## sig_altmult_add
module sig_altmult_add
(
	input signed [15:0] dataa, datab, datac, datad,
	input 		clock, aclr,
	output reg 	[32:0] result
);
	reg signed	[15:0] dataa_reg, datab_reg, datac_reg, datad_reg;
	reg signed	[31:0] mult0_result, mult1_result;
	always @ (posedge clock or posedge aclr) begin
    	if (aclr) begin
			dataa_reg <= {16{1'b0}};
			datab_reg <= {16{1'b0}};
			datac_reg <= {16{1'b0}};
			datad_reg <= {16{1'b0}};
			mult0_result <= {32{1'b0}};
			mult1_result <= {32{1'b0}};
			result <= {33{1'b0}};
		end
		else begin
			dataa_reg <= dataa;
			datab_reg <= datab;
			datac_reg <= datac;
			datad_reg <= datad;
			mult0_result <= dataa_reg * datab_reg;
			mult1_result <= datac_reg * datad_reg;
			result <= mult0_result + mult1_result;
		end
	end
endmodule
Size in the first run: ~160 flip-flops, ~99 I/O pins.
Settings: LEC_CHECK=0, CAP_MARGIN=10, CELL_PAD_IN_SITES_DETAIL_PLACEMENT=2, CORE_MARGIN=5, CORE_UTILIZATION=47, CTS_CLUSTER_DIAMETER=46, GPL_ROUTABILITY_DRIVEN=1, GPL_TIMING_DRIVEN=0, MAX_ROUTING_LAYER=met4, MIN_ROUTING_LAYER=met2, PLACE_DENSITY_LB_ADDON=0.1, SETUP_SLACK_MARGIN=0.72, SLEW_MARGIN=20; clock period 5.24 ns.
run.sh (not shown) runs the stock make flow with config.mk's settings and CLKGATE_MAP_FILE=.
The first run aborted during clock tree synthesis.
==> next run, changes <==
==> flow/config.mk (replaced) <==
export PLATFORM = sky130hd
export DESIGN_NAME = sig_altmult_add
export DESIGN_NICKNAME = sig_altmult_add
export VERILOG_FILES = /design/flow/design.v
export SDC_FILE = /design/flow/constraint.sdc
export NUM_CORES = 4
export LEC_CHECK = 0
export ABC_AREA = 1
export CAP_MARGIN = 10
export CELL_PAD_IN_SITES_DETAIL_PLACEMENT = 0
export CORE_MARGIN = 2
export CORE_UTILIZATION = 53
export CTS_CLUSTER_DIAMETER = 266
export CTS_CLUSTER_SIZE = 100
export GPL_ROUTABILITY_DRIVEN = 1
export MAX_ROUTING_LAYER = met5
export MIN_ROUTING_LAYER = met1
export PLACE_DENSITY_LB_ADDON = 0.1
export SETUP_SLACK_MARGIN = -0.52
export SLEW_MARGIN = 20
export TNS_END_PERCENT = 10
What happened: The new run finished with setup timing left. Area after synthesis increases by 10%. Die area shrinks by 7.0%. Synthesized cell count rises by 39%.
==> next run, changes <==
==> flow/config.mk (replaced) <==
export PLATFORM = sky130hd
export DESIGN_NAME = sig_altmult_add
export DESIGN_NICKNAME = sig_altmult_add
export VERILOG_FILES = /design/flow/design.v
export SDC_FILE = /design/flow/constraint.sdc
export NUM_CORES = 4
export LEC_CHECK = 0
export CAP_MARGIN = 10
export CELL_PAD_IN_SITES_DETAIL_PLACEMENT = 2
export CELL_PAD_IN_SITES_GLOBAL_PLACEMENT = 3
export CORE_MARGIN = 5
export CORE_UTILIZATION = 47
export CTS_CLUSTER_DIAMETER = 46
export GPL_ROUTABILITY_DRIVEN = 1
export GPL_TIMING_DRIVEN = 0
export HOLD_SLACK_MARGIN = 0.15
export MAX_ROUTING_LAYER = met4
export MIN_ROUTING_LAYER = met2
export SETUP_SLACK_MARGIN = 0.72
export SLEW_MARGIN = 20
=> The changed run aborted during clock tree synthesis; synthesized cell count falls by a quarter to a third; synthesized area falls by roughly a tenth; die size rises by a little under a tenth.
==> next run, changes <==
==> flow/config.mk (replaced) <==
export PLATFORM = sky130hd
export DESIGN_NAME = sig_altmult_add
export DESIGN_NICKNAME = sig_altmult_add
export VERILOG_FILES = /design/flow/design.v
export SDC_FILE = /design/flow/constraint.sdc
export NUM_CORES = 4
export LEC_CHECK = 0
export ABC_AREA = 1
export CAP_MARGIN = 10
export CELL_PAD_IN_SITES_DETAIL_PLACEMENT = 0
export CORE_MARGIN = 2
export CORE_UTILIZATION = 38
export CTS_CLUSTER_DIAMETER = 266
export CTS_CLUSTER_SIZE = 100
export GPL_ROUTABILITY_DRIVEN = 0
export MAX_ROUTING_LAYER = met5
export MIN_ROUTING_LAYER = met1
export PLACE_DENSITY_LB_ADDON = 0.3
export SETUP_SLACK_MARGIN = -0.52
export SLEW_MARGIN = 20
export TNS_END_PERCENT = 10
With this change the flow reached the layout checks and failed them: setup timing. Synthesized area goes up by 10%. Die area goes up by 29%. Synthesized cell count goes up by 39%.
==> next run, changes <==
==> flow/config.mk (replaced) <==
export PLATFORM = sky130hd
export DESIGN_NAME = sig_altmult_add
export DESIGN_NICKNAME = sig_altmult_add
export VERILOG_FILES = /design/flow/design.v
export SDC_FILE = /design/flow/constraint.sdc
export NUM_CORES = 4
export LEC_CHECK = 0
export CAP_MARGIN = 10
export CELL_PAD_IN_SITES_DETAIL_PLACEMENT = 2
export CELL_PAD_IN_SITES_GLOBAL_PLACEMENT = 3
export CORE_MARGIN = 5
export CORE_UTILIZATION = 47
export CTS_CLUSTER_DIAMETER = 46
export GPL_ROUTABILITY_DRIVEN = 1
export GPL_TIMING_DRIVEN = 1
export HOLD_SLACK_MARGIN = 0.15
export MAX_ROUTING_LAYER = met4
export MIN_ROUTING_LAYER = met2
export PLACE_DENSITY = 0.52
export SETUP_SLACK_MARGIN = 0.72
export SLEW_MARGIN = 20
Effect:
- This time the run aborted during clock tree synthesis
- die size fell by about a fifth
- synthesized area fell by roughly a tenth
- synthesized cell count fell by a quarter to a third

* * *

== run 1 ==
Starting RTL as in the previous note.
export LEC_CHECK = 0
export CAP_MARGIN = 10
export CELL_PAD_IN_SITES_DETAIL_PLACEMENT = 0
export CORE_MARGIN = 2
export CORE_UTILIZATION = 72
export CTS_CLUSTER_DIAMETER = 79
export CTS_CLUSTER_SIZE = 35
export GPL_ROUTABILITY_DRIVEN = 1
export MAX_ROUTING_LAYER = met5
export MIN_ROUTING_LAYER = met1
export PLACE_DENSITY_LB_ADDON = 0.29
export SETUP_SLACK_MARGIN = -0.36
export SLEW_MARGIN = 20
create_clock -name core_clock -period 4.94 [get_ports {clock}]
The layout from run 1, despite a flow that completed every stage, fails the layout checks, with the failing checks listed as setup timing.
#### Input delta (run 2 over run 1)
Settings: CORE_UTILIZATION changed from 72 to 40; CELL_PAD_IN_SITES_DETAIL_PLACEMENT removed (was 0); CTS_CLUSTER_DIAMETER removed (was 79); CTS_CLUSTER_SIZE removed (was 35); PLACE_DENSITY_LB_ADDON removed (was 0.29); MAX_ROUTING_LAYER removed (was met5); CAP_MARGIN changed from 10 to 20; GPL_ROUTABILITY_DRIVEN removed (was 1); MIN_ROUTING_LAYER removed (was met1); SETUP_SLACK_MARGIN removed (was -0.36); the clock period (ns, I/O delays scaled along) changed from 4.94 to 6.78.
Notes after the runs:
Of run 2 and run 1, only run 1 fails to finish with a clean layout. In run 1 the implementation ran to completion but is not tape-out ready, as the final checks report setup timing. Data arrival time of the critical path was higher in run 1 than in run 2. When run 2 is set beside run 1, its final weighted congestion of routability-driven global placement turns out to be 8.4% smaller. Sort run 2 and run 1 by starting density of the core asc -> top: run 2. Compared with run 1, run 2 shows cell area lower by 12%. Run 2 — sequential share of layout area 1.6 points higher, run 1 as reference. Comparing run 2 and run 1, largest net degree at the start of global routing is lower on run 1. Total die size: run 2 worse than run 1. Setup slack in run 2 is larger than in run 1. Routed wire length per instance | run 2 below run 1.
Changes in run 3 relative to run 2:
Settings: CORE_UTILIZATION now 72, was 40; PLACE_DENSITY_LB_ADDON now 0.01, previously not set; the clock period (ns, I/O delays scaled along) now 5.92, was 6.78.
## What came out
Run 3 -> stages 100% | layout checks FAIL | setup timing. Run 2 ended with every stage complete and zero timing, DRC or antenna violations. Going from run 2 to run 3, first-pass GRT wire length moved up, worst setup slack for register-to-register paths moved down, clock network latency to the later pin of the worst-skew pair moved down. Routability congestion estimate from global placement ends up lower on run 2. In the reports for run 2 and run 3, the larger final core utilization belongs to run 3. Taking run 2 as the reference point, the clock network contribution to total cell area of run 3 falls by 0.24 points. Run 3 vs run 2 — shortest period the worst path allows dropped 430 ps. Wire: run 3 routes more than run 2. Hold slack: run 3 vs run 2, no meaningful difference.
For run 4, these inputs were changed with respect to run 3:
Settings: clearing PLACE_DENSITY_LB_ADDON, which used to be 0.01; swapping 72 for 59 in CORE_UTILIZATION; swapping 5.92 for 4.63 in the clock period (ns, I/O delays scaled along).
Results
[flow] run 4 | stages: complete | final checks: fail | reason: setup timing. Changes observed in run 4 relative to run 3: initial antenna violation count increased by 1 relative to the old numbers; maximum frequency increased by 1.6% relative to the old numbers; setup slack decreased by 1190 ps relative to the old numbers. A worst setup path startpoint of datab_reg[4] is what run 4 shows, while datac_reg[15] belongs to run 3. In the reports for run 4 and run 3, the smaller average via count per standard cell belongs to run 4. Worst setup path endpoint: mult0_result[28] -> run 4, mult1_result[31] -> run 3. Re HPWL after detailed placement: run 4 is 0.63% down on run 3. Going from run 3 to run 4, post-route minimum period shrinks by 96 ps. Per the comparison of run 4 with run 3, horizontal die size shows an increase of about 10%; global-route wire length before repair shows an increase of 1.4%; number of endpoints failing setup at the final stage shows an increase of 41; utilization shows a reduction of 10 points.
Input changes introduced in run 5 (baseline for comparison: run 4):
Settings: PLACE_DENSITY_LB_ADDON now 0.01, previously not set; ABC_AREA now 1, previously not set; CTS_CLUSTER_DIAMETER now 213, previously not set; CORE_UTILIZATION now 72, was 59; the clock period (ns, I/O delays scaled along) now 5.14, was 4.63.
==> results <==
Compared with run 4, in run 5 synthesized cell count grew by about 40%; vertical die dimension -10 um; synthesized area shows an increase of about 10%.
Looking at initial cell density of the core across run 4 and run 5, the one that comes out lower is run 4.
Comparing run 4 and run 5, the higher mean area per synthesized cell was measured on run 4.
Re TritonCTS buffer count: no difference whatsoever between run 4 and run 5.
Die area | run 5 < run 4
Relative to run 4, number of cells in the design after placement has increased by about 23% in run 5.
The sequential area share after synthesis of run 5 falls short of that of run 4 by 1.5 points.
Run 5 did not finish: a tool error stopped it during global routing (5_1_grt).
